<file path="config.mk">
export PLATFORM = sky130hd
export DESIGN_NAME = fp2_sub_add_correction
export DESIGN_NICKNAME = fp2_sub_add_correction
export VERILOG_FILES = /design/flow/design.v
export SDC_FILE = /design/flow/constraint.sdc
export NUM_CORES = 4
export LEC_CHECK = 0
export ABC_AREA = 0
export CAP_MARGIN = 30
export CORE_MARGIN = 2
export CORE_UTILIZATION = 70
export CTS_CLUSTER_SIZE = 25
export GPL_ROUTABILITY_DRIVEN = 1
export HOLD_SLACK_MARGIN = 0.3
export SETUP_SLACK_MARGIN = -0.31
export SLEW_MARGIN = 20
</file>
<file path="constraint.sdc">
create_clock -name core_clock -period 3.19 [get_ports {clk}]
set_input_delay 0.6380 -clock core_clock [delete_from_list [all_inputs] [get_ports {clk}]]
set_output_delay 0.6380 -clock core_clock [all_outputs]
set_load 0.01 [all_outputs]
</file>
<file path="run.sh">
#!/bin/bash
# the make line also repeats each setting of config.mk as NAME=value (left out here)
make -C /OpenROAD-flow-scripts/flow DESIGN_CONFIG=/design/flow/config.mk WORK_HOME=/design/flow/orfs CLKGATE_MAP_FILE= finish
</file>
<file path="design.v">
module single_port_mem
  #(
    parameter WIDTH = 8,
    parameter DEPTH = 64,
    parameter FILE = "",
    parameter INIT = 0
  )
  (
    input wire                     clock,
    input wire [WIDTH-1:0]         data,
    input wire [( 
  (DEPTH <= 2) ? 1 : 
  (DEPTH <= 4) ? 2 : 
  (DEPTH <= 8) ? 3 : 
  (DEPTH <= 16) ? 4 : 
  (DEPTH <= 32) ? 5 : 
  (DEPTH <= 64) ? 6 : 
  (DEPTH <= 128) ? 7 : 
  (DEPTH <= 256) ? 8 : 
  (DEPTH <= 512) ? 9 : 
  (DEPTH <= 1024) ? 10 : 
  (DEPTH <= 2048) ? 11 : 
  (DEPTH <= 4096) ? 12 : 
  (DEPTH <= 8192) ? 13 : 
  (DEPTH <= 16384) ? 14 : 
  (DEPTH <= 32768) ? 15 : 
  (DEPTH <= 65536) ? 16 : 
  (DEPTH <= 131072) ? 17 : 
  (DEPTH <= 262144) ? 18 : 
  (DEPTH <= 524288) ? 19 : 
  (DEPTH <= 1048576) ? 20 : 
  (DEPTH <= 2097152) ? 21 : 
  (DEPTH <= 4194304) ? 22 : 
  (DEPTH <= 8388608) ? 23 : 
  (DEPTH <= 16777216) ? 24 : 
  (DEPTH <= 33554432) ? 25 : 
  (DEPTH <= 67108864) ? 26 : 
  (DEPTH <= 134217728) ? 27 : 
  (DEPTH <= 268435456) ? 28 : 
  (DEPTH <= 536870912) ? 29 : 
  (DEPTH <= 1073741824) ? 30 : 
  -1)-1:0] address,
    input wire                     wr_en,
    output reg [WIDTH-1:0]         q
  );
  reg [WIDTH-1:0] mem [DEPTH-1:0] ;
  always @(posedge clock)
    begin
      if (wr_en)
        begin
          mem[address] <= data;
          q <= data;
        end
      q <= mem[address];
    end
endmodule
module delay
#(
  parameter WIDTH = 1,
  parameter DELAY = 1
)
(
  input  wire clk,
  input  wire rst,
  input  wire [WIDTH-1:0] din,
  output wire [WIDTH-1:0] dout
);
reg [WIDTH-1:0] level_buf [1:DELAY+1];
wire [WIDTH-1:0] level [0:DELAY];
assign level[0] = din;
genvar i;
generate
  for (i=0; i < DELAY; i=i+1)
    begin : gen_delay
      always @(posedge clk)
      begin
        if (rst) begin
          level_buf[i+1] <= {WIDTH{1'b0}};
        end
        else begin
          level_buf[i+1] <= level[i];
        end
      end
      assign level[i+1] = level_buf[i+1];
    end
endgenerate
assign dout = level[DELAY];
endmodule
module unit_adder 
#(
  parameter RADIX = 32
  )
(
  input wire carry_in,  
  input wire [RADIX-1:0] din_a,
  input wire [RADIX-1:0] din_b,
  output wire [RADIX-1:0] dout,
  output wire carry_out  
	);
wire [RADIX:0] dout_full;
assign dout_full = din_a + din_b + carry_in;
assign dout = dout_full[RADIX-1:0];
assign carry_out = dout_full[RADIX];
endmodule
module fp_adder 
  #(
  parameter RADIX = 32,
  parameter DIGITS = 14
  )
(
  input wire start,  
  input wire rst,
  input wire clk,
  input wire digit_in_valid,  
  input wire carry_in,
  input wire [RADIX-1:0] digit_a,
  input wire [RADIX-1:0] digit_b,
  output reg digit_out_valid,
  output reg [RADIX-1:0] digit_res,
  output reg done,   
  output reg carry_out
	);
reg running;
reg [( 
  (DIGITS <= 2) ? 1 : 
  (DIGITS <= 4) ? 2 : 
  (DIGITS <= 8) ? 3 : 
  (DIGITS <= 16) ? 4 : 
  (DIGITS <= 32) ? 5 : 
  (DIGITS <= 64) ? 6 : 
  (DIGITS <= 128) ? 7 : 
  (DIGITS <= 256) ? 8 : 
  (DIGITS <= 512) ? 9 : 
  (DIGITS <= 1024) ? 10 : 
  (DIGITS <= 2048) ? 11 : 
  (DIGITS <= 4096) ? 12 : 
  (DIGITS <= 8192) ? 13 : 
  (DIGITS <= 16384) ? 14 : 
  (DIGITS <= 32768) ? 15 : 
  (DIGITS <= 65536) ? 16 : 
  (DIGITS <= 131072) ? 17 : 
  (DIGITS <= 262144) ? 18 : 
  (DIGITS <= 524288) ? 19 : 
  (DIGITS <= 1048576) ? 20 : 
  (DIGITS <= 2097152) ? 21 : 
  (DIGITS <= 4194304) ? 22 : 
  (DIGITS <= 8388608) ? 23 : 
  (DIGITS <= 16777216) ? 24 : 
  (DIGITS <= 33554432) ? 25 : 
  (DIGITS <= 67108864) ? 26 : 
  (DIGITS <= 134217728) ? 27 : 
  (DIGITS <= 268435456) ? 28 : 
  (DIGITS <= 536870912) ? 29 : 
  (DIGITS <= 1073741824) ? 30 : 
  -1)-1:0] counter;
wire [RADIX-1:0] adder_din_a;
wire [RADIX-1:0] adder_din_b;
wire [RADIX-1:0] adder_dout;
reg adder_carry_in;
wire adder_carry_out;
assign adder_din_a = digit_in_valid ? digit_a : {RADIX{1'b0}};
assign adder_din_b = digit_in_valid ? digit_b : {RADIX{1'b0}}; 
always @(posedge clk) begin
  if (rst) begin
    running <= 1'b0;
    adder_carry_in <= 1'b0;
    counter <= {( 
  (DIGITS <= 2) ? 1 : 
  (DIGITS <= 4) ? 2 : 
  (DIGITS <= 8) ? 3 : 
  (DIGITS <= 16) ? 4 : 
  (DIGITS <= 32) ? 5 : 
  (DIGITS <= 64) ? 6 : 
  (DIGITS <= 128) ? 7 : 
  (DIGITS <= 256) ? 8 : 
  (DIGITS <= 512) ? 9 : 
  (DIGITS <= 1024) ? 10 : 
  (DIGITS <= 2048) ? 11 : 
  (DIGITS <= 4096) ? 12 : 
  (DIGITS <= 8192) ? 13 : 
  (DIGITS <= 16384) ? 14 : 
  (DIGITS <= 32768) ? 15 : 
  (DIGITS <= 65536) ? 16 : 
  (DIGITS <= 131072) ? 17 : 
  (DIGITS <= 262144) ? 18 : 
  (DIGITS <= 524288) ? 19 : 
  (DIGITS <= 1048576) ? 20 : 
  (DIGITS <= 2097152) ? 21 : 
  (DIGITS <= 4194304) ? 22 : 
  (DIGITS <= 8388608) ? 23 : 
  (DIGITS <= 16777216) ? 24 : 
  (DIGITS <= 33554432) ? 25 : 
  (DIGITS <= 67108864) ? 26 : 
  (DIGITS <= 134217728) ? 27 : 
  (DIGITS <= 268435456) ? 28 : 
  (DIGITS <= 536870912) ? 29 : 
  (DIGITS <= 1073741824) ? 30 : 
  -1){1'b0}};
    digit_out_valid <= 1'b0;
    done <= 1'b0;
    carry_out <= 1'b0;
    digit_res <= {DIGITS{1'b0}};
  end 
  else begin
    running <= done ? 1'b0 :
               start ? 1'b1 :
               running;
    adder_carry_in <= start ? carry_in :
                      digit_in_valid ?  adder_carry_out :
                      adder_carry_in;
    counter <= done ? {( 
  (DIGITS <= 2) ? 1 : 
  (DIGITS <= 4) ? 2 : 
  (DIGITS <= 8) ? 3 : 
  (DIGITS <= 16) ? 4 : 
  (DIGITS <= 32) ? 5 : 
  (DIGITS <= 64) ? 6 : 
  (DIGITS <= 128) ? 7 : 
  (DIGITS <= 256) ? 8 : 
  (DIGITS <= 512) ? 9 : 
  (DIGITS <= 1024) ? 10 : 
  (DIGITS <= 2048) ? 11 : 
  (DIGITS <= 4096) ? 12 : 
  (DIGITS <= 8192) ? 13 : 
  (DIGITS <= 16384) ? 14 : 
  (DIGITS <= 32768) ? 15 : 
  (DIGITS <= 65536) ? 16 : 
  (DIGITS <= 131072) ? 17 : 
  (DIGITS <= 262144) ? 18 : 
  (DIGITS <= 524288) ? 19 : 
  (DIGITS <= 1048576) ? 20 : 
  (DIGITS <= 2097152) ? 21 : 
  (DIGITS <= 4194304) ? 22 : 
  (DIGITS <= 8388608) ? 23 : 
  (DIGITS <= 16777216) ? 24 : 
  (DIGITS <= 33554432) ? 25 : 
  (DIGITS <= 67108864) ? 26 : 
  (DIGITS <= 134217728) ? 27 : 
  (DIGITS <= 268435456) ? 28 : 
  (DIGITS <= 536870912) ? 29 : 
  (DIGITS <= 1073741824) ? 30 : 
  -1){1'b0}} :
               running & digit_in_valid ? counter + 1 :
               counter;
    digit_out_valid <= digit_in_valid;
    digit_res <= digit_in_valid ? adder_dout : digit_res;
    done <= digit_in_valid & (counter == (DIGITS-1));
    carry_out <= digit_in_valid & (counter == (DIGITS-1)) ? adder_carry_out : carry_out;
  end
end
unit_adder #(.RADIX(RADIX)) unit_adder_inst (
  .din_a(adder_din_a),
  .din_b(adder_din_b),
  .carry_in(adder_carry_in),
  .carry_out(adder_carry_out),
  .dout(adder_dout)
  );
endmodule
module serial_comparator 
#(
  parameter RADIX = 32,
  parameter DIGITS = 14
  )
(
  input wire start,
  input wire rst,
  input wire clk,
  input wire digit_valid,
  input wire [RADIX-1:0] digit_a, 
  input wire [RADIX-1:0] digit_b, 
  output reg a_bigger_than_b,
  output reg done
);
reg comp_array [DIGITS-1:0];
reg [( 
  (DIGITS <= 2) ? 1 : 
  (DIGITS <= 4) ? 2 : 
  (DIGITS <= 8) ? 3 : 
  (DIGITS <= 16) ? 4 : 
  (DIGITS <= 32) ? 5 : 
  (DIGITS <= 64) ? 6 : 
  (DIGITS <= 128) ? 7 : 
  (DIGITS <= 256) ? 8 : 
  (DIGITS <= 512) ? 9 : 
  (DIGITS <= 1024) ? 10 : 
  (DIGITS <= 2048) ? 11 : 
  (DIGITS <= 4096) ? 12 : 
  (DIGITS <= 8192) ? 13 : 
  (DIGITS <= 16384) ? 14 : 
  (DIGITS <= 32768) ? 15 : 
  (DIGITS <= 65536) ? 16 : 
  (DIGITS <= 131072) ? 17 : 
  (DIGITS <= 262144) ? 18 : 
  (DIGITS <= 524288) ? 19 : 
  (DIGITS <= 1048576) ? 20 : 
  (DIGITS <= 2097152) ? 21 : 
  (DIGITS <= 4194304) ? 22 : 
  (DIGITS <= 8388608) ? 23 : 
  (DIGITS <= 16777216) ? 24 : 
  (DIGITS <= 33554432) ? 25 : 
  (DIGITS <= 67108864) ? 26 : 
  (DIGITS <= 134217728) ? 27 : 
  (DIGITS <= 268435456) ? 28 : 
  (DIGITS <= 536870912) ? 29 : 
  (DIGITS <= 1073741824) ? 30 : 
  -1)-1:0] counter;
reg running;
reg done_buf;
wire digit_a_bigger_than_b;
wire digit_a_equal_to_b;
assign digit_a_bigger_than_b = digit_valid & (digit_a > digit_b);
assign digit_a_equal_to_b = digit_valid & (digit_a == digit_b); 
always @(posedge clk) begin
  if (rst) begin
    comp_array[0] <= 1'b0;
    comp_array[1] <= 1'b0;
    comp_array[2] <= 1'b0;
    comp_array[3] <= 1'b0;
    comp_array[4] <= 1'b0;
    comp_array[5] <= 1'b0;
    comp_array[6] <= 1'b0;
    comp_array[7] <= 1'b0;
    comp_array[8] <= 1'b0;
    comp_array[9] <= 1'b0;
    comp_array[10] <= 1'b0;
    comp_array[11] <= 1'b0;
    comp_array[12] <= 1'b0;
    comp_array[13] <= 1'b0;
  end
  else begin
    comp_array[0] <= digit_valid & (counter == 0) ? digit_a_bigger_than_b :
                     digit_valid ? comp_array[0] & digit_a_equal_to_b :
                     comp_array[0];
    comp_array[1] <= digit_valid & (counter == 1) ? digit_a_bigger_than_b :
                     digit_valid ? comp_array[1] & digit_a_equal_to_b :
                     comp_array[1];
    comp_array[2] <= digit_valid & (counter == 2) ? digit_a_bigger_than_b :
                     digit_valid ? comp_array[2] & digit_a_equal_to_b :
                     comp_array[2];
    comp_array[3] <= digit_valid & (counter == 3) ? digit_a_bigger_than_b :
                     digit_valid ? comp_array[3] & digit_a_equal_to_b :
                     comp_array[3];
    comp_array[4] <= digit_valid & (counter == 4) ? digit_a_bigger_than_b :
                     digit_valid ? comp_array[4] & digit_a_equal_to_b :
                     comp_array[4];
    comp_array[5] <= digit_valid & (counter == 5) ? digit_a_bigger_than_b :
                     digit_valid ? comp_array[5] & digit_a_equal_to_b :
                     comp_array[5];
    comp_array[6] <= digit_valid & (counter == 6) ? digit_a_bigger_than_b :
                     digit_valid ? comp_array[6] & digit_a_equal_to_b :
                     comp_array[6];
    comp_array[7] <= digit_valid & (counter == 7) ? digit_a_bigger_than_b :
                     digit_valid ? comp_array[7] & digit_a_equal_to_b :
                     comp_array[7];
    comp_array[8] <= digit_valid & (counter == 8) ? digit_a_bigger_than_b :
                     digit_valid ? comp_array[8] & digit_a_equal_to_b :
                     comp_array[8];
    comp_array[9] <= digit_valid & (counter == 9) ? digit_a_bigger_than_b :
                     digit_valid ? comp_array[9] & digit_a_equal_to_b :
                     comp_array[9];
    comp_array[10] <= digit_valid & (counter == 10) ? digit_a_bigger_than_b :
                     digit_valid ? comp_array[10] & digit_a_equal_to_b :
                     comp_array[10];
    comp_array[11] <= digit_valid & (counter == 11) ? digit_a_bigger_than_b :
                     digit_valid ? comp_array[11] & digit_a_equal_to_b :
                     comp_array[11];
    comp_array[12] <= digit_valid & (counter == 12) ? digit_a_bigger_than_b :
                     digit_valid ? comp_array[12] & digit_a_equal_to_b :
                     comp_array[12];
    comp_array[13] <= digit_valid & (counter == 13) ? digit_a_bigger_than_b : comp_array[13];
  end
end
always @(posedge clk) begin
  if (rst) begin
    running <= 1'b0;
    done_buf <= 1'b0;
    done <= 1'b0;
    a_bigger_than_b <= 1'b0;
    counter <= {( 
  (DIGITS <= 2) ? 1 : 
  (DIGITS <= 4) ? 2 : 
  (DIGITS <= 8) ? 3 : 
  (DIGITS <= 16) ? 4 : 
  (DIGITS <= 32) ? 5 : 
  (DIGITS <= 64) ? 6 : 
  (DIGITS <= 128) ? 7 : 
  (DIGITS <= 256) ? 8 : 
  (DIGITS <= 512) ? 9 : 
  (DIGITS <= 1024) ? 10 : 
  (DIGITS <= 2048) ? 11 : 
  (DIGITS <= 4096) ? 12 : 
  (DIGITS <= 8192) ? 13 : 
  (DIGITS <= 16384) ? 14 : 
  (DIGITS <= 32768) ? 15 : 
  (DIGITS <= 65536) ? 16 : 
  (DIGITS <= 131072) ? 17 : 
  (DIGITS <= 262144) ? 18 : 
  (DIGITS <= 524288) ? 19 : 
  (DIGITS <= 1048576) ? 20 : 
  (DIGITS <= 2097152) ? 21 : 
  (DIGITS <= 4194304) ? 22 : 
  (DIGITS <= 8388608) ? 23 : 
  (DIGITS <= 16777216) ? 24 : 
  (DIGITS <= 33554432) ? 25 : 
  (DIGITS <= 67108864) ? 26 : 
  (DIGITS <= 134217728) ? 27 : 
  (DIGITS <= 268435456) ? 28 : 
  (DIGITS <= 536870912) ? 29 : 
  (DIGITS <= 1073741824) ? 30 : 
  -1){1'b0}};
  end 
  else begin
    running <= done ? 1'b0 :
               start ? 1'b1 :
               running;
    counter <= done ? {( 
  (DIGITS <= 2) ? 1 : 
  (DIGITS <= 4) ? 2 : 
  (DIGITS <= 8) ? 3 : 
  (DIGITS <= 16) ? 4 : 
  (DIGITS <= 32) ? 5 : 
  (DIGITS <= 64) ? 6 : 
  (DIGITS <= 128) ? 7 : 
  (DIGITS <= 256) ? 8 : 
  (DIGITS <= 512) ? 9 : 
  (DIGITS <= 1024) ? 10 : 
  (DIGITS <= 2048) ? 11 : 
  (DIGITS <= 4096) ? 12 : 
  (DIGITS <= 8192) ? 13 : 
  (DIGITS <= 16384) ? 14 : 
  (DIGITS <= 32768) ? 15 : 
  (DIGITS <= 65536) ? 16 : 
  (DIGITS <= 131072) ? 17 : 
  (DIGITS <= 262144) ? 18 : 
  (DIGITS <= 524288) ? 19 : 
  (DIGITS <= 1048576) ? 20 : 
  (DIGITS <= 2097152) ? 21 : 
  (DIGITS <= 4194304) ? 22 : 
  (DIGITS <= 8388608) ? 23 : 
  (DIGITS <= 16777216) ? 24 : 
  (DIGITS <= 33554432) ? 25 : 
  (DIGITS <= 67108864) ? 26 : 
  (DIGITS <= 134217728) ? 27 : 
  (DIGITS <= 268435456) ? 28 : 
  (DIGITS <= 536870912) ? 29 : 
  (DIGITS <= 1073741824) ? 30 : 
  -1){1'b0}} :
               (start | running) & digit_valid ? counter + 1 :
               counter;
    done_buf <= digit_valid & (counter == (DIGITS-1)) ? 1'b1 : 1'b0;
    done <= done_buf;
    a_bigger_than_b <= comp_array[0] | comp_array[1] | comp_array[2] | comp_array[3] | comp_array[4] | comp_array[5] | comp_array[6] | comp_array[7] | comp_array[8] | comp_array[9] | comp_array[10] | comp_array[11] | comp_array[12] | comp_array[13];
  end
end
wire comp_array_0;
wire comp_array_1;
wire comp_array_2;
wire comp_array_3;
wire comp_array_4;
wire comp_array_5;
wire comp_array_6;
wire comp_array_7;
wire comp_array_8;
wire comp_array_9;
wire comp_array_10;
wire comp_array_11;
wire comp_array_12;
wire comp_array_13;
assign comp_array_0 = comp_array[0];
assign comp_array_1 = comp_array[1];
assign comp_array_2 = comp_array[2];
assign comp_array_3 = comp_array[3];
assign comp_array_4 = comp_array[4];
assign comp_array_5 = comp_array[5];
assign comp_array_6 = comp_array[6];
assign comp_array_7 = comp_array[7];
assign comp_array_8 = comp_array[8];
assign comp_array_9 = comp_array[9];
assign comp_array_10 = comp_array[10];
assign comp_array_11 = comp_array[11];
assign comp_array_12 = comp_array[12];
assign comp_array_13 = comp_array[13];
endmodule
module fp2_sub_add_correction
#(
  parameter RADIX = 32,
  parameter DIGITS = 14,
  parameter DIGITS_LOG = ( 
  (DIGITS <= 2) ? 1 : 
  (DIGITS <= 4) ? 2 : 
  (DIGITS <= 8) ? 3 : 
  (DIGITS <= 16) ? 4 : 
  (DIGITS <= 32) ? 5 : 
  (DIGITS <= 64) ? 6 : 
  (DIGITS <= 128) ? 7 : 
  (DIGITS <= 256) ? 8 : 
  (DIGITS <= 512) ? 9 : 
  (DIGITS <= 1024) ? 10 : 
  (DIGITS <= 2048) ? 11 : 
  (DIGITS <= 4096) ? 12 : 
  (DIGITS <= 8192) ? 13 : 
  (DIGITS <= 16384) ? 14 : 
  (DIGITS <= 32768) ? 15 : 
  (DIGITS <= 65536) ? 16 : 
  (DIGITS <= 131072) ? 17 : 
  (DIGITS <= 262144) ? 18 : 
  (DIGITS <= 524288) ? 19 : 
  (DIGITS <= 1048576) ? 20 : 
  (DIGITS <= 2097152) ? 21 : 
  (DIGITS <= 4194304) ? 22 : 
  (DIGITS <= 8388608) ? 23 : 
  (DIGITS <= 16777216) ? 24 : 
  (DIGITS <= 33554432) ? 25 : 
  (DIGITS <= 67108864) ? 26 : 
  (DIGITS <= 134217728) ? 27 : 
  (DIGITS <= 268435456) ? 28 : 
  (DIGITS <= 536870912) ? 29 : 
  (DIGITS <= 1073741824) ? 30 : 
  -1), 
  parameter FILE_CONST_PX2 = "px2.mem",
  parameter FILE_CONST_PX4 = "px4.mem"
)
(
  input wire start,
  input wire rst,
  input wire clk,
  input wire [2:0] cmd,  
  input wire extension_field_op,  
  output wire mem_a_0_rd_en,
  output wire [DIGITS_LOG-1:0] mem_a_0_rd_addr,
  input  wire [RADIX-1:0] mem_a_0_dout,
  output wire mem_a_1_rd_en,
  output wire [DIGITS_LOG-1:0] mem_a_1_rd_addr,
  input  wire [RADIX-1:0] mem_a_1_dout,
  output wire mem_b_0_rd_en,
  output wire [DIGITS_LOG-1:0] mem_b_0_rd_addr,
  input  wire [RADIX-1:0] mem_b_0_dout,
  output wire mem_b_1_rd_en,
  output wire [DIGITS_LOG-1:0] mem_b_1_rd_addr,
  input  wire [RADIX-1:0] mem_b_1_dout,
  output wire px2_mem_rd_en,
  output wire [DIGITS_LOG-1:0] px2_mem_rd_addr,
  input  wire [RADIX-1:0] px2_mem_dout,
  output wire px4_mem_rd_en,
  output wire [DIGITS_LOG-1:0] px4_mem_rd_addr,
  input  wire [RADIX-1:0] px4_mem_dout,
  input wire mem_c_0_rd_en,
  input wire [DIGITS_LOG-1:0] mem_c_0_rd_addr,
  output  wire [RADIX-1:0] mem_c_0_dout,
  input wire mem_c_1_rd_en,
  input wire [DIGITS_LOG-1:0] mem_c_1_rd_addr,
  output  wire [RADIX-1:0] mem_c_1_dout,
  output reg busy,
  output reg done
);
wire left_adder_start;
wire left_adder_digit_in_valid;
wire left_adder_carry_in;
wire [RADIX-1:0] left_adder_digit_a;
wire [RADIX-1:0] left_adder_digit_b;
wire left_adder_digit_out_valid;
wire [RADIX-1:0] left_adder_digit_res;
wire left_adder_done;
wire left_adder_carry_out;
wire right_adder_start;
wire right_adder_digit_in_valid;
wire right_adder_carry_in;
wire [RADIX-1:0] right_adder_digit_a;
wire [RADIX-1:0] right_adder_digit_b;
wire right_adder_digit_out_valid;
wire [RADIX-1:0] right_adder_digit_res;
wire right_adder_done;
wire right_adder_carry_out;
reg left_comparator_start;
reg left_comparator_digit_valid;
wire [RADIX-1:0] left_comparator_digit_a;
wire [RADIX-1:0] left_comparator_digit_b;
wire left_comparator_a_bigger_than_b;
wire left_comparator_done;
wire right_comparator_start;
wire right_comparator_digit_valid;
wire [RADIX-1:0] right_comparator_digit_a;
wire [RADIX-1:0] right_comparator_digit_b;
wire right_comparator_a_bigger_than_b;
wire right_comparator_done;
wire mem_c_0_add_0_wr_en;
wire [DIGITS_LOG-1:0] mem_c_0_add_0_wr_addr;
wire [DIGITS_LOG-1:0] mem_c_0_wr_addr;
wire [RADIX-1:0] mem_c_0_add_0_din;
wire mem_c_0_add_0_rd_en;
wire [DIGITS_LOG-1:0] mem_c_0_add_0_rd_addr;
wire [RADIX-1:0] mem_c_0_add_0_dout;
wire mem_c_0_add_1_wr_en;
wire [DIGITS_LOG-1:0] mem_c_0_add_1_wr_addr;
wire [RADIX-1:0] mem_c_0_add_1_din; 
wire [RADIX-1:0] mem_c_0_add_1_dout; 
wire mem_c_1_add_0_wr_en;
wire [DIGITS_LOG-1:0] mem_c_1_add_0_wr_addr;
wire [RADIX-1:0] mem_c_1_add_0_din;
wire mem_c_1_add_0_rd_en;
wire [DIGITS_LOG-1:0] mem_c_1_add_0_rd_addr;
wire [RADIX-1:0] mem_c_1_add_0_dout;
wire mem_c_1_add_1_wr_en;
wire [DIGITS_LOG-1:0] mem_c_1_add_1_wr_addr;
wire [RADIX-1:0] mem_c_1_add_1_din; 
wire [RADIX-1:0] mem_c_1_add_1_dout; 
reg [DIGITS_LOG-1:0] rd_counter;
reg [DIGITS_LOG-1:0] rd_counter_buf;
reg add_0_running_pre;
reg add_0_running;
reg left_fpadd_correction_needed;
reg left_fpsub_correction_needed;
reg right_fpadd_correction_needed;
reg right_fpsub_correction_needed;
reg add_1_running_pre;
reg add_1_running;
reg add_counter;
wire comparator_enabled;
wire adder_1_start;
wire init_carry_in;
assign mem_c_0_dout = (cmd == 3'd3) ? mem_c_0_add_0_dout : mem_c_0_add_1_dout;
assign mem_c_1_dout = (cmd == 3'd3) ? mem_c_1_add_0_dout : mem_c_1_add_1_dout;
assign init_carry_in = (start & ((cmd == 3'd2) || (cmd == 3'd4) || (cmd == 3'd5)));
assign left_adder_start = start | adder_1_start;
assign left_adder_carry_in =  init_carry_in || (adder_1_start & left_fpadd_correction_needed);
assign left_adder_digit_in_valid = add_0_running | add_1_running;
assign left_adder_digit_a = add_0_running ? mem_a_0_dout :
                            add_1_running ? mem_c_0_add_0_dout :
                            {RADIX{1'b0}}; 
assign left_adder_digit_b = add_0_running & ((cmd == 3'd1) || (cmd == 3'd3)) ? mem_b_0_dout :
                            add_0_running ? ~(mem_b_0_dout) :
                            add_1_running & (cmd == 3'd1) & left_fpadd_correction_needed ? ~(px2_mem_dout) :
                            add_1_running & (((cmd == 3'd2) & left_fpsub_correction_needed) || (cmd == 3'd4)) ? px2_mem_dout :
                            add_1_running & (cmd == 3'd5)? px4_mem_dout :
                            {RADIX{1'b0}};
assign right_adder_start = left_adder_start & extension_field_op;
assign right_adder_carry_in = init_carry_in || ((cmd == 3'd1) & right_fpadd_correction_needed);
assign right_adder_digit_in_valid = left_adder_digit_in_valid & extension_field_op;
assign right_adder_digit_a = add_0_running & extension_field_op ? mem_a_1_dout :
                             add_1_running & extension_field_op ? mem_c_1_add_0_dout :
                            {RADIX{1'b0}}; 
assign right_adder_digit_b = add_0_running & extension_field_op & ((cmd == 3'd1) || (cmd == 3'd3)) ? mem_b_1_dout :
                             add_0_running & extension_field_op ? ~(mem_b_1_dout) :
                             add_1_running & extension_field_op & (cmd == 3'd1) & right_fpadd_correction_needed ? ~(px2_mem_dout) :
                             add_1_running & extension_field_op & (((cmd == 3'd2) & right_fpsub_correction_needed) || (cmd == 3'd4)) ? px2_mem_dout :
                             add_1_running & extension_field_op & (cmd == 3'd5)? px4_mem_dout :
                             {RADIX{1'b0}};
assign mem_a_0_rd_en = add_0_running_pre;
assign mem_a_0_rd_addr = mem_a_0_rd_en ? rd_counter : {DIGITS_LOG{1'b0}};
assign mem_b_0_rd_en = mem_a_0_rd_en;
assign mem_b_0_rd_addr = mem_a_0_rd_addr;
assign mem_c_0_add_0_wr_en = left_adder_digit_out_valid & (add_counter == 1'b0);
assign mem_c_0_add_0_wr_addr = (add_counter == 1'b0) ? mem_c_0_wr_addr : {DIGITS_LOG{1'b0}};
assign mem_c_0_add_0_din = (add_counter == 1'b0) ? left_adder_digit_res : {RADIX{1'b0}};
assign mem_c_0_add_0_rd_en = add_1_running_pre;
assign mem_c_0_add_0_rd_addr = (add_counter == 1'b1) ? rd_counter : {DIGITS_LOG{1'b0}};
assign mem_c_0_add_1_wr_en = left_adder_digit_out_valid & (add_counter == 1'b1);
assign mem_c_0_add_1_wr_addr = (add_counter == 1'b1) ? mem_c_0_wr_addr : {DIGITS_LOG{1'b0}};
assign mem_c_0_add_1_din = (add_counter == 1'b1) ? left_adder_digit_res : {RADIX{1'b0}};
assign mem_a_1_rd_addr = mem_a_0_rd_addr;
assign mem_a_1_rd_en = mem_a_0_rd_en;
assign mem_b_1_rd_addr = mem_b_0_rd_addr;
assign mem_b_1_rd_en = mem_b_0_rd_en;
assign mem_c_1_add_0_wr_en = extension_field_op & mem_c_0_add_0_wr_en;
assign mem_c_1_add_0_wr_addr = extension_field_op ? mem_c_0_add_0_wr_addr : {DIGITS_LOG{1'b0}};
assign mem_c_1_add_0_din = (add_counter == 1'b0) & extension_field_op ? right_adder_digit_res : {RADIX{1'b0}};
assign mem_c_1_add_0_rd_en = extension_field_op & add_1_running_pre;
assign mem_c_1_add_0_rd_addr = extension_field_op ? mem_c_0_add_0_rd_addr : {DIGITS_LOG{1'b0}};
assign mem_c_1_add_1_wr_en = extension_field_op & mem_c_0_add_1_wr_en;
assign mem_c_1_add_1_wr_addr = extension_field_op ? mem_c_0_add_1_wr_addr : {DIGITS_LOG{1'b0}};
assign mem_c_1_add_1_din = extension_field_op & (add_counter == 1'b1) ? right_adder_digit_res : {RADIX{1'b0}};
assign comparator_enabled = (add_counter == 1'b0) & (cmd == 3'd1);
assign left_comparator_digit_a = comparator_enabled ? left_adder_digit_res : {RADIX{1'b0}};
assign left_comparator_digit_b = comparator_enabled ? px2_mem_dout : {RADIX{1'b0}};
assign right_comparator_start = left_comparator_start & extension_field_op;
assign right_comparator_digit_valid = left_comparator_digit_valid & extension_field_op;
assign right_comparator_digit_a = comparator_enabled & extension_field_op ? right_adder_digit_res : {RADIX{1'b0}};
assign right_comparator_digit_b = extension_field_op ? left_comparator_digit_b : {RADIX{1'b0}};
assign px2_mem_rd_en = (cmd == 3'd1) || (((cmd == 3'd2) || (cmd == 3'd4)) & add_1_running_pre);
assign px2_mem_rd_addr = (add_1_running_pre & px2_mem_rd_en) ? rd_counter : 
                         px2_mem_rd_en ? rd_counter_buf :
                         {DIGITS_LOG{1'b0}};
assign px4_mem_rd_en = (cmd == 3'd5) & add_1_running_pre;
assign px4_mem_rd_addr = px4_mem_rd_en ? rd_counter : {DIGITS_LOG{1'b0}}; 
always @(posedge clk) begin
  if (rst) begin
    add_0_running_pre <= 1'b0;
    add_0_running <= 1'b0;
    add_1_running_pre <= 1'b0;
    add_1_running <= 1'b0;
    busy <= 1'b0;
    done <= 1'b0;
    add_counter <= 1'b0;  
    rd_counter <= {DIGITS_LOG{1'b0}};
    rd_counter_buf <= {DIGITS_LOG{1'b0}};
    left_comparator_start <= 1'b0;
    left_comparator_digit_valid <= 1'b0; 
    left_fpadd_correction_needed <= 1'b0;
    right_fpadd_correction_needed <= 1'b0;
    left_fpsub_correction_needed <= 1'b0; 
    right_fpsub_correction_needed <= 1'b0;  
  end 
  else begin
    add_0_running_pre <= start ? 1'b1 :
                         (rd_counter == (DIGITS-1)) ? 1'b0 :
                         add_0_running_pre;
    add_0_running <= add_0_running_pre;
    add_1_running_pre <= adder_1_start ? 1'b1 :  
                         (rd_counter == (DIGITS-1)) ? 1'b0 :
                         add_1_running_pre;
    add_1_running <= add_1_running_pre;
    add_counter <= start | done ? 1'b0 :
                   left_adder_done ? 1'b1 :
                   add_counter;
    busy <= start ? 1'b1 :
            done ? 1'b0 :
            busy;
    rd_counter <= start | adder_1_start ? {DIGITS_LOG{1'b0}} :  
                  busy & (rd_counter < (DIGITS-1)) ? rd_counter + 1 :
                  rd_counter;
    rd_counter_buf <= rd_counter;
    left_comparator_start <= left_adder_start & (add_counter == 1'b0) & (cmd == 3'd1);
    left_comparator_digit_valid <= (add_counter == 1'b0) & (cmd == 3'd1) ? left_adder_digit_in_valid : 1'b0; 
    left_fpadd_correction_needed <= start | done ? 1'b0 :
                                    (cmd == 3'd1) & left_comparator_a_bigger_than_b & left_comparator_done ? 1'b1 :
                                    left_fpadd_correction_needed;
    right_fpadd_correction_needed <= start | done ? 1'b0 :
                                    (cmd == 3'd1) & right_comparator_a_bigger_than_b & right_comparator_done ? 1'b1 :
                                    right_fpadd_correction_needed;
    left_fpsub_correction_needed <= start | done ? 1'b0 :
                                    (mem_c_0_add_0_wr_en & (mem_c_0_add_0_wr_addr == (DIGITS-1))) ? mem_c_0_add_0_din[RADIX-1] :
                                    left_fpsub_correction_needed;
    right_fpsub_correction_needed <= start | done ? 1'b0 :
                                    (mem_c_1_add_0_wr_en & (mem_c_1_add_0_wr_addr == (DIGITS-1))) ? mem_c_1_add_0_din[RADIX-1] :
                                    right_fpsub_correction_needed;
    done <= (cmd == 3'd3) ? mem_c_0_add_0_wr_en & (mem_c_0_wr_addr == (DIGITS-1)) :
            (add_counter == 1'b1) & mem_c_0_add_1_wr_en & (mem_c_0_wr_addr == (DIGITS-1));
  end
end
fp_adder #(.RADIX(RADIX), .DIGITS(DIGITS)) fp_left_adder_inst (
  .start(left_adder_start),
  .rst(rst),
  .clk(clk),
  .digit_in_valid(left_adder_digit_in_valid),
  .carry_in(left_adder_carry_in),
  .digit_a(left_adder_digit_a),
  .digit_b(left_adder_digit_b),
  .digit_out_valid(left_adder_digit_out_valid),
  .digit_res(left_adder_digit_res),
  .done(left_adder_done),
  .carry_out(left_adder_carry_out)
  );
fp_adder #(.RADIX(RADIX), .DIGITS(DIGITS)) fp_right_adder_inst (
  .start(right_adder_start),
  .rst(rst),
  .clk(clk),
  .digit_in_valid(right_adder_digit_in_valid),
  .carry_in(right_adder_carry_in),
  .digit_a(right_adder_digit_a),
  .digit_b(right_adder_digit_b),
  .digit_out_valid(right_adder_digit_out_valid),
  .digit_res(right_adder_digit_res),
  .done(right_adder_done),
  .carry_out(right_adder_carry_out)
  );
serial_comparator #(.RADIX(RADIX), .DIGITS(DIGITS)) left_serial_comparator_inst (
  .start(left_comparator_start),
  .rst(rst),
  .clk(clk),
  .digit_valid(left_comparator_digit_valid), 
  .digit_a(left_comparator_digit_a),
  .digit_b(left_comparator_digit_b), 
  .a_bigger_than_b(left_comparator_a_bigger_than_b),
  .done(left_comparator_done)
  );
serial_comparator #(.RADIX(RADIX), .DIGITS(DIGITS)) right_serial_comparator_inst (
  .start(right_comparator_start),
  .rst(rst),
  .clk(clk),
  .digit_valid(right_comparator_digit_valid), 
  .digit_a(right_comparator_digit_a),
  .digit_b(right_comparator_digit_b), 
  .a_bigger_than_b(right_comparator_a_bigger_than_b),
  .done(right_comparator_done)
  );
single_port_mem #(.WIDTH(RADIX), .DEPTH(DIGITS)) single_port_mem_inst_c_0_add_0 (  
  .clock(clk),
  .data(mem_c_0_add_0_din),
  .address(mem_c_0_add_0_wr_en ? mem_c_0_add_0_wr_addr : (mem_c_0_add_0_rd_en ? mem_c_0_add_0_rd_addr : mem_c_0_rd_addr)),
  .wr_en(mem_c_0_add_0_wr_en),
  .q(mem_c_0_add_0_dout)
  );
single_port_mem #(.WIDTH(RADIX), .DEPTH(DIGITS)) single_port_mem_inst_c_0_add_1 (  
  .clock(clk),
  .data(mem_c_0_add_1_din),
  .address(mem_c_0_add_1_wr_en ? mem_c_0_add_1_wr_addr : mem_c_0_rd_addr),
  .wr_en(mem_c_0_add_1_wr_en),
  .q(mem_c_0_add_1_dout)
  );
single_port_mem #(.WIDTH(RADIX), .DEPTH(DIGITS)) single_port_mem_inst_c_1_add_0 (  
  .clock(clk),
  .data(mem_c_1_add_0_din),
  .address(mem_c_1_add_0_wr_en ? mem_c_1_add_0_wr_addr : (mem_c_1_add_0_rd_en ? mem_c_1_add_0_rd_addr : mem_c_1_rd_addr)),
  .wr_en(mem_c_1_add_0_wr_en),
  .q(mem_c_1_add_0_dout)
  );
single_port_mem #(.WIDTH(RADIX), .DEPTH(DIGITS)) single_port_mem_inst_c_1_add_1 (  
  .clock(clk),
  .data(mem_c_1_add_1_din),
  .address(mem_c_1_add_1_wr_en ? mem_c_1_add_1_wr_addr : mem_c_1_rd_addr),
  .wr_en(mem_c_1_add_1_wr_en),
  .q(mem_c_1_add_1_dout)
  );
delay #(.WIDTH(1), .DELAY(3)) delay_inst_adder_1_start (
  .clk(clk),
  .rst(rst),
  .din(left_adder_done & (add_counter == 1'b0) & (cmd != 3'd3)),
  .dout(adder_1_start)
  );
delay #(.WIDTH(DIGITS_LOG), .DELAY(1)) delay_inst_mem_c_0_wr_addr (
  .clk(clk),
  .rst(rst),
  .din(rd_counter_buf),
  .dout(mem_c_0_wr_addr)
  );
endmodule
</file>
==> results of run 1 <==
per-layer routing:
layer  track usage  up-vias  part of all wire
met1         0.637    30500              0.30
met5             0        -            0.0015
met3         0.206     1874              0.17
li1              -    23600                 -
met2         0.759     7360              0.43
met4         0.342       62             0.094
area by class of cell:
type / count / area, um2
sequential: 2065 / 59300
multi-input combinational: 3091 / 27300
fill: 4860 / 16800
timing repair buffer: 1102 / 11100
clock buffer: 271 / 5430
tap: 1637 / 2050
clock inverter: 97 / 1220
antenna: 50 / 125
inverter: 29 / 109
timing repair:
| action | in CTS | in global routing |
|---|---|---|
| gates resized | 77 | 109 |
| cloned | 0 | 4 |
| endpoints found under the hold margin | 2 | 0 |
| pin swaps | 44 | 68 |
| hold buffers | 1 | 0 |
| endpoints found under the setup margin | 139 | 74 |
| buffers inserted | 19 | 32 |
metrics by stage:
| step | setup TNS (ns) | worst slack (ns) | util | cells | hold WS (ns) |
|---|---|---|---|---|---|
| floorplan | -137.17 | -0.937 | - | 5552 | 0.414 |
| global placement | -203.65 | -1.74 | 0.799 | 7880 | 0.417 |
| detailed placement | -216.41 | -1.76 | 0.799 | 7882 | 0.426 |
| CTS | -32.86 | -0.410 | 0.857 | 8265 | 0.436 |
| global route | -43.30 | -0.647 | 0.863 | 8313 | 0.441 |
| finish | -39.00 | -0.586 | 0.864 | 8342 | 0.439 |
==> results.txt, run 1 <==
State of the implementation.

- The flow ran to the end, but the layout failed its checks.
- The layout checks failed on negative setup slack.
- The synthesized cell area is 86800 um2, for reference.
- For this run, the detailed router reports a per-instance via density of 7.61.
- In the synthesis report, Yosys lists the chip area as 86800 um2.
- The sequential share of power is 0.506, for reference.
- The power report attributes to the combinational group a share of 0.070.
- The data required time of the worst path is 3.93 ns, for reference.
- The slew at the pin closest to its max-slew limit is 1.06 ns, for reference.
- The number of nets with antenna violations after detailed routing is 0, for reference.
- Measured along the x axis, the die boundary spans 356 um.
- The longest clock path from root to sink contains 3 buffers.
- By count the netlist is led by edfxtp_1 (1792), nand2_1 (547), mux4_2 (352).
- Pin placement for this block handled 305 I/O pins.
- The final layout contains routed wiring with a total length of 330000 um.
- Per report_power, the Combinational row totals 4.10 mW.
- The largest single stage delay on the critical path is 0.35 ns.
- The final tally of max-slew violations is 0, for reference.
- The floorplan step defined a core boundary enclosing 123000 um2.
- The worst setup path is captured at a flip-flop.
- Along the worst hold path, the cell count comes to 1.
- The count of clock tree sinks is 2065, for reference.
- Yosys mapped the design onto 79 distinct sky130hd cell types.
- Per the power-grid run, VDD falls by no more than 777 uV.
- The part of the cycle the worst path needs is 1.18, for reference.
- Per the synthesis report, the AND-OR/OR-AND share of the synthesized area is 0.0750.
- The switching power is 14.1 mW, for reference.
- The share of total power in the clock network is 0.424, for reference.
- The clock-net power is 24.7 mW, for reference.
- The area growth from synthesis to final layout is 22.8%, for reference.
- The net count of the finished layout is 6834.
- The share of flip-flops with an asynchronous set or reset after synthesis is 0, for reference.
- OpenROAD emitted warnings numbering 46.
- Per the synth log, the flip-flop and latch total comes to 2065.
- In the post-synthesis netlist, the biggest area contributors are edfxtp_1 (62%), mux4_2 (9.1%), dfxtp_1 (6.3%), nand2_1 (2.4%), ha_1 (2.0%).
- Walking the worst path, the cells encountered are buf_4 -> nand2_2 -> nor3_4 -> buf_4 -> clkbuf_16 -> a221oi_1 -> o22ai_1 -> ha_1 -> o21a_1 -> o211ai_1 -> o211a_1 -> o211ai_1 -> nand2_1 -> o21ai_2 -> a221o_1 -> nand2_1 -> a2111oi_2.
- The number of enable-type register cells in the synthesized netlist is 1792, for reference.
- The critical path launch point type is a flip-flop, for reference.
- The clock root buffer is clkbuf_16, for reference.
- Of the post-synthesis cell area, the dominant cell type holds 0.620.
- The mean routed wirelength per cell is 39.6 um, for reference.
- The max-slew check reports its worst relative slack as 0.292.
- The worst clock skew is 0.0938 ns, for reference.
- The overall power consumption is 58.3 mW, for reference.
- For the worst setup path, the data arrival time is 4.51 ns.
- The count of cell instances traversed by the critical path is 17, for reference.
- Counting endpoints that fail hold in the final report gives 0.
- The startpoint of the lowest-slack hold path is left_serial_comparator_inst.done_buf$_SDFF_PP0_, for reference.
- The upper clock frequency limit is 265 MHz, for reference.
- TritonCTS built the clock tree.
- The instance area after placement is 98700 um2, for reference.
- For this run, the final setup violation count is recorded as 231.
- The cell count after synthesis is 5552, for reference.
- The most frequently used flop master after synthesis is edfxtp_1, for reference.
- Setup repair after global routing could not meet its margin everywhere.
- The type of the setup path with the least slack is flip-flop to flip-flop, for reference.
- For this block, the via count after detailed routing is 63.5k.
- The number of remaining DRC errors is 0, for reference.
- In this run the vertical extent of the chip is 356 um.
- After routing the design area is 107000 um2.
- Per the run summary, max-cap violations total 0.
- The global routing usage summed across all routing layers is 0.516, for reference.
- The group drawing the most power is registers, for reference.
- The congestion estimate from routability-driven global placement came to 1.01.
- The origin of the critical flop-to-flop path is add_1_running$_SDFF_PP0_, for reference.
- Per the synthesis report, the XOR/XNOR share of the synthesized area is 0.0125.
- The source of the critical timing path is add_1_running$_SDFF_PP0_, for reference.
- The basic-gate share of the synthesized area counting and, or, nand and nor cells is 0.0719, for reference.
- The number of rows created at floorplan is 129, for reference.
- Buffers inserted during clock tree synthesis total 193.
- The power report lists cell-internal power as 44.1 mW.
- The fraction of power spent switching nets is 0.242, for reference.
- The minimum setup slack in the final design is -0.586 ns, for reference.
- As reported, the later end of the worst-skew pair has a clock insertion delay of 0.89 ns.
- The endpoint of the most critical register-to-register path is fp_right_adder_inst.adder_carry_in$_SDFFE_PP0P_, for reference.
- The number of nets produced by synthesis is 5904, for reference.
- The power density of the placed cells is 546 nW/um2, for reference.
- The number of DRC markers in iteration 0 is 11.8k, for reference.
- The average size of a mapped cell is 15.6 um2, for reference.
- The count of TritonRoute iterations in the first routing pass is 9, for reference.
- In the Yosys report the total cell count is 5552.
- The starting utilization of the core area is 0.703, for reference.
- The worst setup path endpoint is fp_right_adder_inst.adder_carry_in$_SDFFE_PP0P_, for reference.
- The overall overflow remaining after global route is 0, for reference.
- The worst path in the final design needs a cycle of 3.78 ns, including I/O delays and setup.
- The initial antenna violation count is 58, for reference.
- The number of global-route vias before repair came to 60.2k.
- As logged by OpenROAD, the buffers inserted on ports number 302.
- Among the non-sequential cells, multiplexers take the most area.
- The post-detailed-placement half-perimeter wirelength is 186000 um, for reference.
- The clock tree synthesis step divided the H-tree into 4 levels.
- The leakage power in the latest report is 35.9 nW.
- The class of the tightest hold or removal check is flip-flop to flip-flop, for reference.
- Clock-pin slew was measured on the worst setup and hold paths at 0.06 ns.
- The post-synthesis mux area share is 0.117, for reference.
- The total die area is 127000 um2, for reference.
- In this run, power in flip-flops and latches comes to 29.5 mW.
- The register-to-register setup slack is -0.59 ns, for reference.
- STA lists the maximum fanout along the critical path as 7.
- The cell-mix breakdown from Yosys lists the adder-cell area share as 0.0209.
- Looking at area per cell type in the netlist, the leader is edfxtp_1.
- The length in cells of the worst reg-to-reg path is 17, for reference.
- The worst path buffer plus inverter count is 3, for reference.
- The sequential-to-total area share from yosys stat is 0.683, for reference.
- Entering global routing, the biggest net connects 92 pins.
- The kind of cell adding the most delay to the critical path is AND-OR/OR-AND gates, for reference.
- The first-pass GRT wire length is 455000 um, for reference.
- The worst hold path terminates at left_serial_comparator_inst.done$_SDFF_PP0_.
- The Yosys step of the flow raised 9 warnings.
- The leading cell type by number of instances after synthesis is edfxtp_1, for reference.
- The slowest library cell on the worst path is dfxtp_2, for reference.
==> run 2: changes to the inputs <==
Settings changed: ABC_AREA 0 to 1, CELL_PAD_IN_SITES_DETAIL_PLACEMENT from default to 2, CORE_ASPECT_RATIO from default to 1.24, CORE_MARGIN 2 to 3, CORE_UTILIZATION 70 to 15, CTS_CLUSTER_SIZE 25 to 33, GPL_ROUTABILITY_DRIVEN 1 to 0, HOLD_SLACK_MARGIN 0.3 to 0.24, MAX_ROUTING_LAYER from default to met4, MIN_ROUTING_LAYER from default to met2, PLACE_DENSITY_LB_ADDON from default to 0.04, SETUP_SLACK_MARGIN -0.31 to 0.62, TNS_END_PERCENT from default to 55.
Clock period 3.19 ns to 5.3 ns, I/O delays scaled along.
==> run 2 against run 1 <==
  * Non-clock buffer count fell by 212
  * Area after synthesis rose by 2.1%
  * Power fell by 31%
  * Combinational power fell by 15%
  * Count of clock-buffer cells in the layout rose by 104
  * Now clean on timing, DRC and antenna
==> results.txt, run 2 <==
State of the implementation.

- The count of TritonRoute iterations in the first routing pass is 6, for reference.
- The worst clock skew is 0.0738 ns, for reference.
- STA classifies the critical path startpoint as an input pin.
- The H-tree was split into 5 levels.
- Setup repair after global routing could not meet its margin everywhere.
- The leakage power summed over all cells is 43.5 nW, for reference.
- Signal routing reaches up to met4.
- In this run the count of I/O pins placed on the die edge is 305.
- The count of port buffers added during placement is 302, for reference.
- Logged for this run, the post-placement worst setup slack is -0.109 ns.
- STA lists the maximum fanout along the critical path as 31.
- The number of endpoints failing setup at the final stage is 0, for reference.
- The number of fill cells is 65.7k, for reference.
- The first-pass GRT wire length is 656000 um, for reference.
- The worst setup path is captured at an output pin.
- The count of cell instances traversed by the critical path is 10, for reference.
- The upper clock frequency limit is 213 MHz, for reference.
- The minimum clock period after layout is 4.70 ns, for reference.
- The flow reported a cell area power density of 349 nW/um2.
- The switching power is 10.9 mW, for reference.
- In the final report, the number of pins over their slew limit comes to 0.
- The number of remaining DRC errors is 0, for reference.
- The fraction of the mapped netlist area in adder cells is 0.0205, for reference.
- Counting both buffers and inverters, the worst setup path holds a total of 8.
- The post-detailed-placement half-perimeter wirelength is 313000 um, for reference.
- Total power for the finished layout comes to 40.1 mW.
- After global routing the overflow that remains totals 0.
- The combinational cell area excluding buffers and inverters is 26000 um2, for reference.
- The average via count per standard cell is 5.27, for reference.
- The top-area cell type share of the netlist area is 0.607, for reference.
- The post-synthesis xor/xnor area fraction is 0.00168, for reference.
- The final wirelength is 490000 um, for reference.
- The minimum setup slack in the final design is 0.597 ns, for reference.
- Counting flops with a built-in enable in the synthesized netlist gives 1792.
- The number of clock buffers inserted by TritonCTS is 271, for reference.
- The run finished with no timing, DRC or antenna violations.
- The share of total power dissipated in sequential elements is 0.444.
- The number of clock sinks came to 2065.
- STA lists the startpoint of the worst hold path as delay_inst_adder_1_start.level_buf[2]$_SDFF_PP0_.
- The sequential-to-total area share from yosys stat is 0.669, for reference.
- The share of flip-flops with an asynchronous set or reset after synthesis is 0, for reference.
- The data required time of the worst path is 4.24 ns, for reference.
- In the Yosys report the total cell count is 8311.
- The worst hold path passes through 2 cells.
- In this run the critical register-to-register path is launched from add_0_running$_SDFF_PP0_.
- The number of rows created at floorplan is 313, for reference.
- The core area is 587000 um2, for reference.
- For this block, wires on met1 add up to 0 um.
- The die height is 862 um, for reference.
- The fraction of power spent switching nets is 0.272, for reference.
- Counting the warning lines in the Yosys log gives 9.
- The net total in the final layout is 9409, for reference.
- The clock root buffer is clkbuf_16, for reference.
- Per the synth log, the flip-flop and latch total comes to 2065.
- Sorting the synthesized cells by area gives the leading types as edfxtp_1 (61%), nand2_1 (9.7%), dfxtp_1 (6.2%), a22oi_1 (3.5%), nor2_1 (3.2%).
- Across all hold checks on the routed design, the worst slack comes to 0.412 ns.
- In this run the deepest clock path goes through 4 buffers.
- The total die area is 600000 um2, for reference.
- Summed over the clock group, the power is 18.8 mW.
- The number of nets with antenna violations after detailed routing is 0, for reference.
- The worst vdd rail ir drop is 224 uV, for reference.
- The horizontal die size is 696 um, for reference.
- The normalized max-slew margin is 0.317, for reference.
- The starting utilization of the core area is 0.151, for reference.
- The cell type with the highest aggregate area in the netlist is edfxtp_1, for reference.
- As reported, the later end of the worst-skew pair has a clock insertion delay of 0.99 ns.
- The synthesized netlist has a Yosys-reported chip area of 88700 um2.
- Before any placement, the netlist area is recorded as 88700 um2.
- The area growth from synthesis to final layout is 29.5%, for reference.
- The critical path data arrival time is 3.64 ns, for reference.
- The number of violations of the max-capacitance limit is 0, for reference.
- Per the synthesis report, the simple-gate share of the synthesized area is 0.172.
- Summed over all sequential cells, the power is 17.8 mW.
- The worst register-to-register path has a setup slack of 0.94 ns.
- In the final routed layout, each cell accounts on average for 28.7 um.
- In the hold report, the worst path ends at delay_inst_adder_1_start.level_buf[3]$_SDFF_PP0_.
- The group drawing the most power is clock, for reference.
- The post-synthesis mux area share is 0, for reference.
- The main logic family after synthesis is simple AND/OR/NAND/NOR gates, for reference.
- Dividing the final minimum period by the clock period gives 0.887.
- The number of hold violations in the final report is 0, for reference.
- The slew at the pin closest to its max-slew limit is 1.02 ns, for reference.
- Summed over all routing layers, the global router reports a total usage of 0.252.
- The detailed router finished its first iteration with 10.3k violations.
- Ranked by instance count, the synthesized netlist is headed by nand2_1 (2290), edfxtp_1 (1792), nor2_1 (766).
- After synthesis, the mean cell area works out to 10.7 um2.
- The initial antenna violation count was 0.
- The kind of cell adding the most delay to the critical path is buffers and inverters, for reference.
- The share of the core filled with cells in the final layout is 0.195, for reference.
- Among all stages on the critical path, the maximum delay recorded is 0.54 ns.
- The type of the setup path with the least slack is input pin to output pin, for reference.
- The pin count of the biggest net entering global routing is 97, for reference.
- The power in combinational cells is 3.49 mW, for reference.
- The number of global-route vias before repair came to 107k.
- The slowest library cell on the worst path is clkdlybuf4s50_1, for reference.
- The length in cells of the worst reg-to-reg path is 14, for reference.
- Per STA, the worst path is made up of clkdlybuf4s50_1 -> inv_1 -> buf_4 -> nor2_4 -> inv_6 -> buf_16 -> buf_16 -> o21ai_1 -> buf_4 -> clkdlybuf4s50_1.
- The TritonCTS clock tree is yes, for reference.
- The source of the critical timing path is cmd[0], for reference.
- The area used by sequential logic in the layout is 59300 um2, for reference.
- The share of total power dissipated in the clock network is 0.469.
- The class of the tightest hold or removal check is flip-flop to flip-flop, for reference.
- For this block, the via count after detailed routing is 89.9k.
- Per the detail_route log, met2 wirelength is 251000 um.
- The cell count after synthesis is 8311, for reference.
- The fraction of power consumed by combinational cells is 0.087, for reference.
- The number of nets produced by synthesis is 8663, for reference.
- Per the synth stats, the flop cell with the highest instance count is edfxtp_1.
- The complex-gate fraction of the synthesized area is 0.0910, for reference.
- The stage-log warning count is 40, for reference.
- Looking at the gate-level netlist, the highest instance count belongs to nand2_1.
- The endpoint of the most critical register-to-register path is fp_left_adder_inst.digit_res[21]$_SDFFE_PP0N_, for reference.
- For reference, the clock transition at the flip-flops on the worst setup and hold paths is 0.06 ns.
- The detailed route wirelength on metal3 is 225000 um, for reference.
- The count of unique library cells instantiated by Yosys is 48, for reference.
- The worst setup path endpoint is mem_c_1_dout[23], for reference.
- Internal power comes to 29.2 mW.
[run 2: per-layer routing]
layer  track usage  vias to the layer above
li1              -                    30300
met5             -                        -
met3         0.350                     1095
met1             -                    30300
met4        0.0267                        0
met2         0.281                    28100
[run 2: what timing repair did]
item | in CTS | in global routing
pin swaps | 0 | 0
endpoints found under the setup margin | 35 | 59
gates cloned | 2 | 0
hold buffers | 0 | 0
setup buffers | 0 | 5
gates resized | 26 | 42
[run 2: final cells by class]
cell class	instances	area share
Multi-Input combinational cell	5224	0.227
Clock inverter	115	0.00923
Timing Repair Buffer	890	0.0765
Tap cell	7717	0.0841
Clock buffer	375	0.0656
Sequential cell	2065	0.516
Antenna cell	72	0.00157
Inverter	605	0.0199
[run 2: per-stage QoR]
stage          instances  cell area [um2]  TNS (ns)
4_1_cts            16900           114000         0
3_5_place_dp       16400           105000    -0.685
5_1_grt            17000           115000         0
2_1_floorplan       8311            88700         0
6_report           17100           115000         0
3_3_place_gp       16400           105000    -0.347
==> run 3: changes to the inputs <==
Settings changed: CELL_PAD_IN_SITES_DETAIL_PLACEMENT 2 to default, CORE_ASPECT_RATIO 1.24 to default, CORE_MARGIN 3 to 2, CORE_UTILIZATION 15 to 72, CTS_CLUSTER_SIZE 33 to 25, GPL_ROUTABILITY_DRIVEN 0 to 1, HOLD_SLACK_MARGIN 0.24 to 0.15, MAX_ROUTING_LAYER met4 to default, MIN_ROUTING_LAYER met2 to default, SETUP_SLACK_MARGIN 0.62 to 0.92, SLEW_MARGIN 20 to 15, TNS_END_PERCENT 55 to default.
Clock period 5.3 ns to 3.1 ns, I/O delays scaled along.
==> run 3 against run 2 <==
  * The run now fails in 5_1_grt
  * Synthesized cell count is the same
  * Area after synthesis did not move
  * Die area fell by 79%
==> results.txt, run 3 <==
State of the implementation.

- The run stopped with a tool error.
- The stage at which the flow ended is 5_1_grt, for reference.
- The first error in the log reads "[ERROR GRT-0232] Routing congestion too high. Check the congestion heatmap in the GUI".
- CTS reports a maximum clock tree buffer depth of 3.
- The chip occupies 126000 um2.
- Of the post-synthesis cell area, the part taken by muxes is 0.
- The post-detailed-placement half-perimeter wirelength is 206000 um, for reference.
- The most frequently used flop master after synthesis is edfxtp_1, for reference.
- The horizontal die size is 355 um, for reference.
- The synthesized chip area reported by yosys is 88700 um2, for reference.
- In this run, the synthesized area fraction spent on adder and majority cells is recorded as 0.0205.
- For reference, the placement row count at floorplan is 128.
- The count of clock tree sinks is 2065, for reference.
- The detailed placer reported the number of placed instances as 10.5k.
- The number of hold buffers added after CTS was 0.
- By instance count, the leading cell after synthesis is nand2_1.
- CTS placed an instance of clkbuf_16 at the clock tree root.
- The average size of a mapped cell is 10.7 um2, for reference.
- The total cells reported by yosys after synthesis is 8311, for reference.
- The cell count after synthesis is 8311, for reference.
- The global routing usage summed across all routing layers is 0.832, for reference.
- The core area is 122000 um2, for reference.
- The number of clock buffers inserted by TritonCTS is 191, for reference.
- The main area contributors are edfxtp_1 (61%), nand2_1 (9.7%), dfxtp_1 (6.2%), a22oi_1 (3.5%), nor2_1 (3.2%).
- The synthesis-stage register bit count is 2065, for reference.
- Pin placement for this block handled 305 I/O pins.
- Before any placement, the netlist area is recorded as 88700 um2.
- The count of yosys warnings during synthesis is 9, for reference.
- Sorting the synthesized cells by how often they occur yields nand2_1 (2290), edfxtp_1 (1792), nor2_1 (766).
- The main logic family after synthesis is simple AND/OR/NAND/NOR gates, for reference.
- The number of enable-type register cells in the synthesized netlist is 1792, for reference.
- The number of nets produced by synthesis is 8663, for reference.
- The complex-gate fraction of the synthesized area is 0.0910, for reference.
- The sequential-to-total area share from yosys stat is 0.669, for reference.
- Per the gpl log, the routability congestion estimate is 1.03.
- The share of the core area taken by cells at floorplan is 0.726.
- The cell-mix breakdown from Yosys lists the XOR/XNOR area share as 0.00168.
- The count of unique library cells instantiated by Yosys is 48, for reference.
- The global route stage reports its total congestion overflow as 875.
- Per the CTS log, the maximum H-tree level is 4.
- In this run, the synthesized area fraction spent on and/or/nand/nor cells is recorded as 0.172.
- The count of buffers added on input and output ports is 302.
- The area fraction of the largest cell type after synthesis is 0.607.
- The share of flip-flops with an asynchronous set or reset after synthesis is 0, for reference.
- The die height is 355 um, for reference.
- The cell type with the highest aggregate area in the netlist is edfxtp_1, for reference.
## run 3: metrics by stage
| step | setup slack (ns) | hold WS (ns) | cell area (um2) |
|---|---|---|---|
| 4_1_cts | 0.106 | 0.262 | 110000 |
| 3_5_place_dp | -1.49 | 0.399 | 100000 |
| 3_3_place_gp | -1.57 | 0.392 | 100000 |
| 2_1_floorplan | -0.167 | 0.388 | 89400 |
## run 3: what timing repair did
action / CTS
pin swaps: 85
gates resized: 680
buffers inserted: 49
endpoints found under the hold margin: 0
cloned: 26
setup endpoints to repair: 2655
## run 3: routing by layer
| metal | track usage | overflow |
|---|---|---|
| met5 | 0.466 | 13 |
| met4 | 0.832 | 362 |
| met3 | 0.719 | 59 |
| met2 | 0.966 | 406 |
| met1 | 0.823 | 35 |
==> run 4: changes to the inputs <==
Settings changed: ABC_AREA 1 to 0, CORE_UTILIZATION 72 to 65, PLACE_DENSITY from default to 0.72, PLACE_DENSITY_LB_ADDON 0.04 to default, SETUP_SLACK_MARGIN 0.92 to default, SLEW_MARGIN 15 to 20.
Clock period 3.1 ns to 2.69 ns, I/O delays scaled along.
==> run 4 against run 3 <==
  * The layout now fails its checks (negative setup slack)
  * Die area increased by 8.4%
  * Synthesized cell count decreased by 33%
  * Area after synthesis decreased by 2.0%
==> results.txt, run 4 <==
State of the implementation.

- The flow ran to the end, but the layout failed its checks.
- The reasons given for failing layout checks are negative setup slack.
- For this design the top-level I/O count stands at 305.
- The count of yosys warnings during synthesis is 9, for reference.
- The timing report shows that the slowest cell on the worst path is dfxtp_4.
- The floorplan step records an initial core utilization of 0.653.
- The H-tree was split into 4 levels.
- The violation tally recorded at the end of detailed-routing iteration 0 is 10.6k.
- Setup repair after global routing could not meet its margin everywhere.
- The report lists the number of standard-cell rows as 134.
- In this run, the synthesized area fraction spent on and/or/nand/nor cells is recorded as 0.0719.
- The critical path capture point type is a flip-flop, for reference.
- The count of TritonRoute iterations in the first routing pass is 6, for reference.
- The synthesized cell area is 86800 um2, for reference.
- The initial antenna violation count came to 70.
- The overall overflow remaining after global route is 0, for reference.
- The group drawing the most power is registers, for reference.
- The region available for standard cell placement spans 133000 um2.
- Counting cells, the worst reg-to-reg path comes to 17.
- STA lists the endpoint of the worst register-to-register path as fp_right_adder_inst.adder_carry_in$_SDFFE_PP0P_.
- The tightest hold path in the finished design has a slack of 0.221 ns.
- Of the post-synthesis cell area, the dominant cell type holds 0.620.
- The die height is 370 um, for reference.
- The number of different library cells used by synthesis comes to 79.
- The capture point of the critical path was reported as fp_right_adder_inst.adder_carry_in$_SDFFE_PP0P_.
- The layout has 6158 filler cells.
- The switching power is 16.1 mW, for reference.
- The final wirelength is 316000 um, for reference.
- STA lists the maximum fanout along the critical path as 4.
- The origin of the critical flop-to-flop path is add_1_running$_SDFF_PP0_, for reference.
- The worst hold path endpoint is left_comparator_digit_valid$_SDFF_PP0_, for reference.
- The sequential-to-total area share from yosys stat is 0.683, for reference.
- The total cells reported by yosys after synthesis is 5552, for reference.
- Per the gpl log, the routability congestion estimate is 0.989.
- The post-synthesis mux area share is 0.117, for reference.
- The worst register-to-register path has a setup slack of -1.15 ns.
- The skew report gives the latency at the later pin of the worst-skew pair as 0.86 ns.
- Counting pins that exceed their max-slew limit in the final report gives 0.
- From left edge to right edge, the die measures 370 um.
- The clock transition time at the flip-flop clock pins of the worst setup and hold paths is 0.06 ns, for reference.
- The number of global-route vias before repair was 58.7k.
- The startpoint of the lowest-slack hold path is cmd[1], for reference.
- The overall power consumption is 69.0 mW, for reference.
- For this run, the final setup violation count is recorded as 131.
- The upper clock frequency limit is 261 MHz, for reference.
- The source of the critical timing path is add_1_running$_SDFF_PP0_, for reference.
- The share of total power in the clock network is 0.415, for reference.
- The placement stage leaves a total instance area of 101000 um2.
- The DRC violation total left in the routed layout is recorded as 0.
- The internal power is 52.9 mW, for reference.
- The total die area is 137000 um2, for reference.
- The number of nets with antenna violations after detailed routing is 0, for reference.
- The minimum clock period after layout is 3.84 ns, for reference.
- The post-synthesis xor/xnor area fraction is 0.0125, for reference.
- The share of total power dissipated in sequential elements is 0.505.
- The kind of cell adding the most delay to the critical path is AND-OR/OR-AND gates, for reference.
- The flow reports power dissipated in the clock network as 28.7 mW.
- Synthesis produced a netlist whose cell count is 5552.
- The first global-routing pass estimated 426000 um of wire.
- Per the synth log, the flip-flop and latch total comes to 2065.
- VDD sags by at most 858 uV.
- For reference, the critical path cell chain is and4b_1 -> and2_4 -> a221oi_4 -> nor2_2 -> a21oi_2 -> fa_2 -> inv_2 -> fa_2 -> a211o_1 -> a2111oi_4 -> o211a_1 -> o211ai_1 -> nand2_1 -> o21ai_2 -> a221o_1 -> nand2_1 -> a2111oi_2.
- Yosys reported that registers with async set or reset make up 0.
- The count of cell instances traversed by the critical path is 17, for reference.
- By area the synthesized netlist is led by edfxtp_1 (62%), mux4_2 (9.1%), dfxtp_1 (6.3%), nand2_1 (2.4%), ha_1 (2.0%).
- The area growth from synthesis to final layout is 28.2%, for reference.
- The mean routed wirelength per cell is 36.0 um, for reference.
- The sequential cell power is 34.8 mW, for reference.
- The normalized max-slew margin is 0.528, for reference.
- The number of hold violations in the final report is 0, for reference.
- TritonCTS built the clock tree.
- Combinational power for this build is 5.55 mW.
- In this run the power density over the cells is 620 nW/um2.
- The part of the cycle the worst path needs is 1.43, for reference.
- Across all stage logs, warnings added up to 42.
- For this run, the slowest stage of the critical path takes 0.37 ns.
- The synthesis report names the predominant flop master as edfxtp_1.
- For reference, the top cells by count after synthesis are edfxtp_1 (1792), nand2_1 (547), mux4_2 (352).
- Clock tree synthesis inserted a total of 195 buffers.
- The multi-input combinational cells in the finished layout cover a total of 28400 um2.
- The final timing report gives a worst setup slack of -1.15 ns.
- The synthesized chip area reported by yosys is 86800 um2, for reference.
- The count of port buffers added during placement is 302, for reference.
- The complex-gate fraction of the synthesized area is 0.0750, for reference.
- Sorting the synthesis cell report by count puts at the top edfxtp_1.
- The number of enable-type register cells in the synthesized netlist is 1792, for reference.
- The cell type with the highest aggregate area in the netlist is edfxtp_1, for reference.
- The tree is rooted in a clkbuf_16.
- The leakage power in the latest report is 40.5 nW.
- The setup TNS is -61.30 ns, for reference.
- The critical path is of the flip-flop to flip-flop type.
- The worst hold path cell count is 4, for reference.
- The worst-case clock buffer depth is 3, for reference.
- The final design instance area without fill is 111000 um2, for reference.
- The pin count of the biggest net entering global routing is 65, for reference.
- The critical path data arrival time is 4.54 ns, for reference.
- The slew at the pin closest to its max-slew limit is 0.708 ns, for reference.
- The post-placement cell count is 8197, for reference.
- Averaged over all synthesized cells, the footprint is 15.6 um2.
- The fraction of power consumed by combinational cells is 0.080, for reference.
- Per the layout area report, the register area comes to 59300 um2.
- The worst clock skew is 0.0449 ns, for reference.
- The data required time of the worst path is 3.40 ns, for reference.
- The average via count per standard cell is 7.04, for reference.
- The worst path buffer plus inverter count is 1, for reference.
- The fraction of the mapped netlist area in adder cells is 0.0209, for reference.
- The main logic family after synthesis is multiplexers, for reference.
- The class of the tightest hold or removal check is input pin to flip-flop, for reference.
- The count of clock tree sinks is 2065, for reference.
- Once detailed placement completed, the half-perimeter wirelength came to 185000 um.
- The critical path launch point type is a flip-flop, for reference.
- Leaving out filler cells and counting taps, the final layout contains 8773.
- The net count after synthesis is 5904.
- For this run, the total global-route usage over all layers was measured as 0.446.
- The number of violations of the max-capacitance limit is 0, for reference.
- Switching power as a fraction of the total was reported as 0.233.
- The net total in the final layout is 7137, for reference.
- Detailed routing inserted a total of 61.8k vias.
[run 4: through the flow]
step	utilization	setup slack (ns)
6_report	0.838	-1.15
5_1_grt	0.837	-1.28
4_1_cts	0.825	-1.12
3_5_place_dp	0.756	-2.16
3_3_place_gp	0.756	-2.06
2_1_floorplan	-	-1.21
[run 4: layout make-up]
class | instances | share of cell area
tap | 1768 | 0.0199
sequential | 2065 | 0.533
clock inverter | 89 | 0.00945
antenna | 48 | 0.00108
timing repair buffer | 1403 | 0.131
inverter | 29 | 0.000977
clock buffer | 280 | 0.0498
multi-input combinational | 3091 | 0.255
[run 4: layer usage]
metal  track usage  vias to the layer above  wire (um)
met1         0.597                    30400     105000
met5       0.00570                        -        339
met2         0.670                     5777     142000
met4         0.215                       54      20300
li1              -                    24300          -
met3         0.141                     1231      49000
[run 4: timing repair]
item	in CTS	in global routing
gates cloned	18	16
hold buffers	1	0
gates resized	559	214
setup endpoints to repair	645	280
endpoints found under the hold margin	7	0
buffers inserted	87	55
pin swaps	147	123
Power figures rest on the tool's default switching activity, not on a simulated workload.
